==> flow/design.v (excerpt) <==
module ALU (
    input  logic clk,
    input  logic rst_n,
    input  logic [5:0] alu_op,
    input  logic word,
    input  logic [15:0] a,
    input  logic [15:0] b,
    input  logic cf_in,
    input  logic [4:0] shift_cnt,
    output logic [15:0] result
);
==> flow/config.mk <==
export PLATFORM = sky130hd
export DESIGN_NAME = ALU
export DESIGN_NICKNAME = ALU
export VERILOG_FILES = /design/flow/design.v
export SDC_FILE = /design/flow/constraint.sdc
export NUM_CORES = 4
export LEC_CHECK = 0
export ABC_AREA = 1
export CAP_MARGIN = 20
export CELL_PAD_IN_SITES_DETAIL_PLACEMENT = 1
export CELL_PAD_IN_SITES_GLOBAL_PLACEMENT = 1
export CORE_ASPECT_RATIO = 0.5
export CORE_MARGIN = 2
export CORE_UTILIZATION = 29
export CTS_CLUSTER_DIAMETER = 397
export CTS_CLUSTER_SIZE = 98
export GPL_ROUTABILITY_DRIVEN = 0
export HOLD_SLACK_MARGIN = -0.06
export PLACE_DENSITY_LB_ADDON = 0.19
export SLEW_MARGIN = 5
export TNS_END_PERCENT = 40
==> flow/constraint.sdc <==
create_clock -name core_clock -period 100.0 [get_ports {clk}]
set_input_delay 20.0000 -clock core_clock [delete_from_list [all_inputs] [get_ports {clk}]]
set_output_delay 20.0000 -clock core_clock [all_outputs]
set_load 0.01 [all_outputs]
run.sh (not shown) runs the stock make flow with config.mk's settings and CLKGATE_MAP_FILE=.
The baseline produced a clean layout.
==> next run, changes <==
- ABC_AREA: 1 -> not set
- CELL_PAD_IN_SITES_DETAIL_PLACEMENT: 1 -> not set
- CELL_PAD_IN_SITES_GLOBAL_PLACEMENT: 1 -> not set
- CORE_ASPECT_RATIO: 0.5 -> 1.96
- CORE_UTILIZATION: 29 -> 60
- CTS_CLUSTER_DIAMETER: 397 -> not set
- CTS_CLUSTER_SIZE: 98 -> not set
- GPL_ROUTABILITY_DRIVEN: 0 -> not set
- HOLD_SLACK_MARGIN: -0.06 -> not set
- PLACE_DENSITY_LB_ADDON: 0.19 -> not set
- SLEW_MARGIN: 5 -> 20
- TNS_END_PERCENT: 40 -> not set
Total power increases by 16%.
First-iteration DRC count increases by 45%.
Cell area decreases by 3.3%.
Combinational power increases by 18%.
Final cell count decreases by 24%.
Setup slack loses 2.7 ns.
Clock-buffer cell count is unchanged.
Routed wire length stays flat.
==> next run, changes <==
- CORE_ASPECT_RATIO: 1.96 -> not set
- CORE_UTILIZATION: 60 -> 50
- clock period: 100.0 -> 52.8 ns (I/O delays scaled with it)
Result:
- global-route usage shrinks by 11 points
- synthesized area stays the same
- die area grows by 19%
- clock power grows by 86%
- cell area stays flat
- worst setup slack got worse by 38 ns
==> next run, changes <==
- CORE_UTILIZATION: 50 -> 65
- CTS_CLUSTER_DIAMETER: not set -> 98
- clock period: 52.8 -> 36.7 ns (I/O delays scaled with it)
What happened: Routed wire length came out lower by about 4%. Setup slack gets worse by 8.1 ns. Synthesized area does not change.

* * *

v6:
The RTL this note starts from:
==> flow/design.v <==
`timescale 1ns/1ns
module ALU (
    input  logic clk,
    input  logic rst_n,
    input  logic [5:0] alu_op,
    input  logic word,
    input  logic [15:0] a,
    input  logic [15:0] b,
    input  logic cf_in,
    input  logic [4:0] shift_cnt,
    output logic [15:0] result
);
    logic [15:0] a_in, b_in;
    parameter ADD = 6'b000000;
    parameter SUB = 6'b000001;
    parameter CMP = 6'b000010;
    parameter INC = 6'b000011;
    parameter DEC = 6'b000100;
    parameter NEG = 6'b000101;
    parameter AND = 6'b000110;
    parameter OR = 6'b000111;
    parameter XOR = 6'b001000;
    parameter NOT = 6'b001001;
    parameter TEST = 6'b001010;
    parameter SHL = 6'b001011;
    parameter SHR = 6'b001100;
    parameter SAR = 6'b001101;
    parameter ROL = 6'b001110;
    parameter ROR = 6'b001111;
    parameter RCL = 6'b010000;
    parameter RCR = 6'b010001;
    parameter MUL = 6'b010010;
    parameter IMUL = 6'b010011;
    parameter DIV = 6'b010100;
    parameter IDIV = 6'b010101;
    always @(posedge clk or negedge rst_n) begin
        if (!rst_n) begin
            a_in <= 0;
            b_in <= 0;
        end else begin
            case(alu_op)
                ADD: begin
                    result <= a + b;
                end
                SUB: begin
                    result <= a - b;
                end
                CMP: begin
                    result <= a - b;
                end
                INC: begin
                    result <= a + 1;
                end
                DEC: begin
                    result <= a - 1;
                end
                NEG: begin
                    result <= 0 - a;
                end
                AND: begin
                    result <= a & b;
                end
                OR: begin
                    result <= a | b;
                end
                XOR: begin
                    result <= a ^ b;
                end
                NOT: begin
                    result <= ~a;
                end
                TEST: begin
                    result <= a & b;
                end
                SHL: begin
                    result <= a << shift_cnt;
                end
                SHR: begin
                    result <= a >> shift_cnt;
                end
                SAR: begin
                    result <= a >>> shift_cnt;
                end
                ROL: begin
                    result <= {a[15:0], a[15:0]};
                end
                ROR: begin
                    result <= {a[0], a[15:1]};
                end
                RCL: begin
                    result <= {a[15:0], cf_in};
                end
                RCR: begin
                    result <= {cf_in, a[15:0]};
                end
                MUL: begin
                    result <= a * b;    
                end
                IMUL: begin
                    result <= a * b;    
                end
                DIV: begin
                    result <= (b == 16'd0) ? 16'hFFFF : a / b;
                end
                IDIV: begin
                    result <= (b == 16'd0) ? 16'hFFFF : a / b;
                end
            endcase
        end
    end
endmodule
clock: 69.8 ns
lec_check: 0
cap_margin: 20
core_aspect_ratio: 0.79
core_margin: 2
core_utilization: 36
cts_cluster_size: 83
gpl_timing_driven: 1
max_routing_layer: met5
slew_margin: 20
v6 completed; timing, DRC and antenna clean
For v19, these inputs were changed with respect to v6:
diff --git a/flow/config.mk b/flow/config.mk
--- a/flow/config.mk
+++ b/flow/config.mk
@@ -9 +8,0 @@
-export CORE_ASPECT_RATIO = 0.79
@@ -11,4 +10 @@
-export CORE_UTILIZATION = 36
-export CTS_CLUSTER_SIZE = 83
-export GPL_TIMING_DRIVEN = 1
-export MAX_ROUTING_LAYER = met5
+export CORE_UTILIZATION = 57
==> flow/constraint.sdc <==
create_clock -name core_clock -period 34.3 [get_ports {clk}]
set_input_delay 6.8600 -clock core_clock [delete_from_list [all_inputs] [get_ports {clk}]]
set_output_delay 6.8600 -clock core_clock [all_outputs]
set_load 0.01 [all_outputs]
--- outcome ---
Every run in the comparison, v6 and v19, completed the flow with a clean layout. Where wire length is concerned, v6 is outperformed by v19. Compared with v6, in v19 length of the first detailed-routing pass in iterations dropped 2; synthesis-to-finish area growth climbed 5.2 points; core utilization before placement went up 21 points; share of power burned in combinational logic shows an increase of 0.3 points; clock group power up about 100%. Compared with v6, v19 ends up with a larger final cell area. From v6 to v19, synthesis-stage register bit count did not move at all. Highest-delay cell along the critical path = sky130_fd_sc_hd__or4b_2: v19; highest-delay cell along the critical path = sky130_fd_sc_hd__clkdlybuf4s50_1: v6. On final-layout clock-cell area share, v6 and v19 are basically level. Comparing v6 and v19, relative max-transition margin is lower on v6. On met2 usage in global routing: between v6 and v19, it ends up higher for v19.
For v36, these inputs were changed with respect to v19:
diff --git a/flow/config.mk b/flow/config.mk
--- a/flow/config.mk
+++ b/flow/config.mk
@@ -7,0 +8 @@
+export ABC_AREA = 1
@@ -10 +11,2 @@
-export CORE_UTILIZATION = 57
+export CORE_UTILIZATION = 56
+export CTS_CLUSTER_SIZE = 98
==> flow/constraint.sdc <==
create_clock -name core_clock -period 30.4 [get_ports {clk}]
set_input_delay 6.0800 -clock core_clock [delete_from_list [all_inputs] [get_ports {clk}]]
set_output_delay 6.0800 -clock core_clock [all_outputs]
set_load 0.01 [all_outputs]
Notes after the runs:
Multiplexer share of the synthesized area down 4.7 points in v36 wrt v19
In the reports for v19 and v36, the smaller power dissipated by switching net loads belongs to v19.
Taking v19 as the reference, in v36 die size went up; arrival time of data at the critical path endpoint decreased by 3480 ps relative to the old numbers; area fraction in and, or, nand and nor cells after synthesis moved up.
v36 ended up with a lower required time at the endpoint of the critical path than v19 did.
v36 vs v19, total routing resource utilization after global routing went down by 2.9 points.
Against v19, v36 comes in 0.42% lower on total power.
Taking v19 as the reference, in v36 final worst-path cycle share grew by 1.0 points, via count normalized by instance count shrank by 0.76.
### v36 -> v40
diff --git a/flow/config.mk b/flow/config.mk
--- a/flow/config.mk
+++ b/flow/config.mk
@@ -11,2 +11,2 @@
-export CORE_UTILIZATION = 56
-export CTS_CLUSTER_SIZE = 98
+export CORE_UTILIZATION = 52
+export PLACE_DENSITY = 0.42
==> flow/constraint.sdc <==
create_clock -name core_clock -period 46.3 [get_ports {clk}]
set_input_delay 9.2600 -clock core_clock [delete_from_list [all_inputs] [get_ports {clk}]]
set_output_delay 9.2600 -clock core_clock [all_outputs]
set_load 0.01 [all_outputs]
==> comparison <==
Min transition time of the tightest slew-check pin across v36 and v40: v40
In v40 the die area turned out 2300 sq um higher than in v36.
v40: utilization 12 points below v36
Looking at number of cells upsized or downsized after cts, v40 sits 10 lower than v36 does.
Number of cells on the critical path of v40 falls short of that of v36 by a few percent.
Taking v36 as the reference, in v40 hold slack went up by 3370 ps, final cell count went down by 3.0%.
v36 and v40 ended up with nearly the same aoi/oai-family share of the synthesized area.
Power figures rest on the tool's default switching activity, not on a simulated workload.
